== run 1 ==
Design cmplx_mult, start of the top module:
module cmplx_mult(
input logic clk,
input logic [10-1:0] switches,
output logic [8-1:0] LED,
output logic [6:0] HEX0,
output logic [6:0] HEX1,
output logic [6:0] HEX2,
output logic [6:0] HEX3,
output logic [6:0] HEX4,
output logic [6:0] HEX5,
output logic [6:0] HEX6,
output logic [6:0] HEX7);
export LEC_CHECK = 0
export CAP_MARGIN = 15
export CELL_PAD_IN_SITES_DETAIL_PLACEMENT = 1
export CORE_MARGIN = 3
export CORE_UTILIZATION = 53
export GPL_TIMING_DRIVEN = 0
export MAX_ROUTING_LAYER = met4
export PLACE_DENSITY = 0.6
export SLEW_MARGIN = 20
create_clock -name core_clock -period 10.9 [get_ports {clk}]
run.sh (not shown) runs the stock make flow with config.mk's settings and CLKGATE_MAP_FILE=.
What the final checks of run 1 revealed, after a flow that finished every stage, was a layout that fails on setup timing.
> inputs changed (run 1 -> run 2)
Settings: clearing GPL_TIMING_DRIVEN, which used to be 0; putting CTS_CLUSTER_SIZE at 15 where nothing was set; swapping 15 for 20 in CAP_MARGIN; swapping 53 for 69 in CORE_UTILIZATION; clearing CELL_PAD_IN_SITES_DETAIL_PLACEMENT, which used to be 1; clearing MAX_ROUTING_LAYER, which used to be met4; swapping 3 for 2 in CORE_MARGIN; swapping 10.9 for 8.24 in the clock period (ns, I/O delays scaled along).
[summary]
Run 2: it failed with a tool error in 5_1_grt, so there are no final results. Synthesized area: run 2 vs run 1 identical. Compared to run 1, run 2 was floorplanned on a smaller die. Number of setup buffers added after CTS in run 2 is 65% lower than in run 1. Changes observed in run 2 relative to run 1: basic-gate share of the synthesized area counting and, or, nand and nor cells about even; multiplexer share of the synthesized area has remained practically unchanged.
The inputs of run 3 differ from those of run 2 as listed below.
Settings: CTS_CLUSTER_SIZE: 15 -> unset; CORE_UTILIZATION: 69 -> 14; the clock period (ns, I/O delays scaled along): 8.24 -> 28.5.
- Run 3 was carried through to the last stage, and its layout satisfied the timing, DRC and antenna checks.
- On site row count, the lower figure sits with run 2, not run 3.
- Run 3 -> run 2: compound-gate portion of the synthesized area delta 0, exact match
- Routability congestion estimate from global placement (higher): run 2
- Re floorplan die height: run 3 is 190 µm up on run 2.
- | post-placement setup slack | run 3 vs run 2 | 11.81 ns higher |
- Delta (run 3 minus run 2): estimated wirelength of the detail-placed design down 18%, die size picked up an extra 380%, synthesized cell count shows no meaningful change, share of the core filled by cells before placement has decreased, area of placed instances decreased by 1900 µm² relative to the old numbers.
The inputs of run 4 differ from those of run 3 as listed below.
Settings: setting CTS_CLUSTER_SIZE to 43 for the first time; changing CORE_UTILIZATION from 14 to 72; setting ABC_AREA to 1 for the first time; setting CTS_CLUSTER_DIAMETER to 227 for the first time; changing the clock period (ns, I/O delays scaled along) from 28.5 to 12.8.
Results
Layout checks on run 4: not met. Flow itself completed; violations: setup timing.
Summary: with run 3 as the reference, number of logic gates in run 4 moved up by more than 10%.
Run 4 against run 3: final-layout setup total negative slack lower; count of cells along the worst register-to-register path lower.
Comparing core utilization for run 4 and run 3, the smaller number came from run 3.
| area of the synthesized netlist per yosys stat | higher: run 4 |
Comparing run 4 and run 3, clock latency on the worst-skew pair is higher on run 4.
Max number of cells in the design after placement across run 4 and run 3: run 3
Taking run 3 as the reference point, the final antenna diode count of run 4 rises by 2.

========
Setup of build 44:
Starting RTL as in the previous note.
export LEC_CHECK = 0
export ABC_AREA = 1
export CAP_MARGIN = 20
export CORE_MARGIN = 2
export CORE_UTILIZATION = 72
export CTS_CLUSTER_DIAMETER = 106
export GPL_TIMING_DRIVEN = 1
export MAX_ROUTING_LAYER = met4
export SETUP_SLACK_MARGIN = -0.8
export SLEW_MARGIN = 20
create_clock -name core_clock -period 12.7 [get_ports {clk}]
Build 44: flow complete, layout not clean; failing: setup timing
Input-level comparison between build 15 and build 44:
Settings: SETUP_SLACK_MARGIN no longer set, was -0.8; CTS_CLUSTER_SIZE now 100, previously not set; ABC_AREA no longer set, was 1; CTS_CLUSTER_DIAMETER no longer set, was 106; GPL_TIMING_DRIVEN no longer set, was 1; MAX_ROUTING_LAYER no longer set, was met4; PLACE_DENSITY now 0.6, previously not set; the clock period (ns, I/O delays scaled along) now 10.0, was 12.7.
==> comparison <==
- The log for build 15 ends in clock tree synthesis with error DPL-0033, so the run never completed.
- Post-synthesis cell count from yosys, build 15 vs build 44: down by more than 10%
- In the reports for build 44 and build 15, the larger synthesized area belongs to build 44.
- The mean cell area of the mapped netlist of build 15 is higher than that of build 44.
- Adder and majority cell fraction of the synthesized area ends up higher on build 15.
- The lower count of standard-cell rows came out of build 15.
- Build 15 has post-detailed-placement half-perimeter wirelength above what build 44 had.
- Placer congestion estimate | build 15 below build 44
- Going from build 44 to build 15, area reported by Yosys stat lower, synthesized netlist cell count fell by about 23%.
Edits applied to the flow inputs when going from build 15 to build 37:
Settings: SETUP_SLACK_MARGIN: unset -> 1.28; CTS_CLUSTER_DIAMETER: unset -> 398; ABC_AREA: unset -> 1; PLACE_DENSITY: 0.6 -> 0.38; CORE_ASPECT_RATIO: unset -> 0.5; TNS_END_PERCENT: unset -> 10.
## What came out
- Build 37 did not run to completion, as it errored out during global routing.
- Build 37 gives more number of standard cells reported by yosys than build 15 did.
- The area after synthesis number comes out higher for build 37 vs build 15.
- Diff build 15 and build 37: half-perimeter wire length after detailed placement higher in build 15
- The run showing the smaller xor/xnor cell area share of the yosys netlist is build 37.
- In the floorplan summary, build 37 is listed with a die area greater than that of build 15.
- Note that the post-synthesis cell count recorded for build 15 amounts to 0.77 times the value seen in build 37.
Modified inputs, build 97 compared to build 37
Settings: clearing SETUP_SLACK_MARGIN, which used to be 1.28; swapping 72 for 65 in CORE_UTILIZATION; swapping 398 for 331 in CTS_CLUSTER_DIAMETER; swapping 0.38 for 0.35 in PLACE_DENSITY; clearing CORE_ASPECT_RATIO, which used to be 0.5; swapping 10.0 for 10.5 in the clock period (ns, I/O delays scaled along).
Notes after the runs:
- Build 97: complete, dirty (setup timing)
- Compared build 97 vs build 37, and overall die width is down in build 97.
- Lower floorplan utilization was reported by build 97, not build 37.
- Build 97 vs. build 37: setup slack after placement rose by 0.38 ns; die area higher.
Here is what was changed in the inputs of build 66 compared with build 97.
Settings: CORE_UTILIZATION changed from 65 to 56; PLACE_DENSITY changed from 0.35 to 0.6; CTS_CLUSTER_SIZE removed (was 100); TNS_END_PERCENT removed (was 10); CTS_CLUSTER_DIAMETER removed (was 331); ABC_AREA removed (was 1); the clock period (ns, I/O delays scaled along) changed from 10.5 to 28.5.
==> comparison <==
Build 66 finished every step from synthesis to the final layout, and the layout passed the timing, DRC and antenna checks. From build 97 to build 66 the numbers moved as follows: combinational share of cell area went up 13 points, post-layout worst setup margin now sits higher, placed wire-length estimate fell by 30%. Synthesized-area fraction occupied by xor and xnor cells up 3.4 points in build 66 wrt build 97. The number of resized instances in the post-cts repair step reported for build 66 is smaller than that of build 97 by 112. Looking at synthesized area per cell across build 66 and build 97, the one that comes out lower is build 97.

========
cmplx_mult again, from the RTL that the note above started with.
make LEC_CHECK=0 ABC_AREA=1 CAP_MARGIN=20 CORE_MARGIN=2 CORE_UTILIZATION=72 CTS_CLUSTER_DIAMETER=394 CTS_CLUSTER_SIZE=97 PLACE_DENSITY=0.38 SLEW_MARGIN=20 TNS_END_PERCENT=20 finish   # period 11.1 ns
The baseline ended with an error in global routing, error GRT-0232.
Then changed:
CTS_CLUSTER_DIAMETER = not set   (was 394)
CTS_CLUSTER_SIZE = not set   (was 97)
PLACE_DENSITY = 0.41   (was 0.38)
TNS_END_PERCENT = not set   (was 20)
clock period = 28.5 ns   (was 11.1 ns; I/O delays follow)
What happened: With this change the flow produced a clean layout. Synthesized area stays the same. Die area stays the same. Synthesized cell count stays the same.
Then changed:
CTS_CLUSTER_SIZE = 42   (was not set)
HOLD_SLACK_MARGIN = 0.29   (was not set)
PLACE_DENSITY = not set   (was 0.41)
PLACE_DENSITY_LB_ADDON = 0.2   (was not set)
clock period = 12.6 ns   (was 28.5 ns; I/O delays follow)
After rerunning: The changed run died in global routing. Synthesized cell count is unchanged. Die size stays the same. Area after synthesis does not change.
Then changed:
CTS_CLUSTER_DIAMETER = 227   (was not set)
CTS_CLUSTER_SIZE = 43   (was 42)
PLACE_DENSITY_LB_ADDON = 0.02   (was 0.2)
SETUP_SLACK_MARGIN = -1.24   (was not set)
clock period = 12.8 ns   (was 12.6 ns; I/O delays follow)
- The changed run finished but failed the layout checks on setup timing
- die size stays the same
- synthesized cell count is unchanged
- area after synthesis stays the same

========
Starting RTL as in the previous note.
export LEC_CHECK = 0
export ABC_AREA = 0
export CAP_MARGIN = 20
export CORE_ASPECT_RATIO = 0.5
export CORE_MARGIN = 2
export CORE_UTILIZATION = 40
export CTS_CLUSTER_DIAMETER = 391
export CTS_CLUSTER_SIZE = 99
export PLACE_DENSITY_LB_ADDON = 0.0
export SLEW_MARGIN = 10
create_clock -name core_clock -period 20.0 [get_ports {clk}]
The starting point went through all stages and came out clean.
==> next run, changes <==
- ABC_AREA: 0 -> unset
- CORE_ASPECT_RATIO: 0.5 -> unset
- CORE_UTILIZATION: 40 -> 56
- CTS_CLUSTER_DIAMETER: 391 -> unset
- CTS_CLUSTER_SIZE: 99 -> unset
- PLACE_DENSITY_LB_ADDON: 0.0 -> unset
- SLEW_MARGIN: 10 -> 20
- clock period: 20.0 -> 10.5 ns (I/O delays scaled with it)
With this change the flow reached the layout checks and failed them: negative setup slack.
Worst setup slack gets worse by 4.7 ns.
Sequential cell count stays the same.
Register-to-register slack is worse by 9.5 ns.
Cell area goes up by a quarter to a third.
==> next run, changes <==
- CORE_UTILIZATION: 56 -> 25
- PLACE_DENSITY: unset -> 0.6
- clock period: 10.5 -> 18.8 ns (I/O delays scaled with it)
With this change the flow passed the timing, DRC and antenna checks; synthesized cell count stays the same; first-iteration DRC count came out higher by 3.6%; final area decreases by 17%; via count decreases by 13%.
==> next run, changes <==
- ABC_AREA: unset -> 0
- CAP_MARGIN: 20 -> 25
- CELL_PAD_IN_SITES_GLOBAL_PLACEMENT: unset -> 1
- CORE_ASPECT_RATIO: unset -> 1.37
- CORE_MARGIN: 2 -> 9
- CORE_UTILIZATION: 25 -> 38
- CTS_CLUSTER_SIZE: unset -> 44
- GPL_TIMING_DRIVEN: unset -> 0
- MAX_ROUTING_LAYER: unset -> met5
- MIN_ROUTING_LAYER: unset -> met2
- PLACE_DENSITY: 0.6 -> unset
- PLACE_DENSITY_LB_ADDON: unset -> 0.29
- SETUP_SLACK_MARGIN: unset -> 0.42
- TNS_END_PERCENT: unset -> 5
Critical path depth went up by 16. Hold slack gets better by 0.032 ns. Worst setup slack gets better by 0.35 ns. Wire length went up by a quarter to a third. Synthesized cell count does not change.
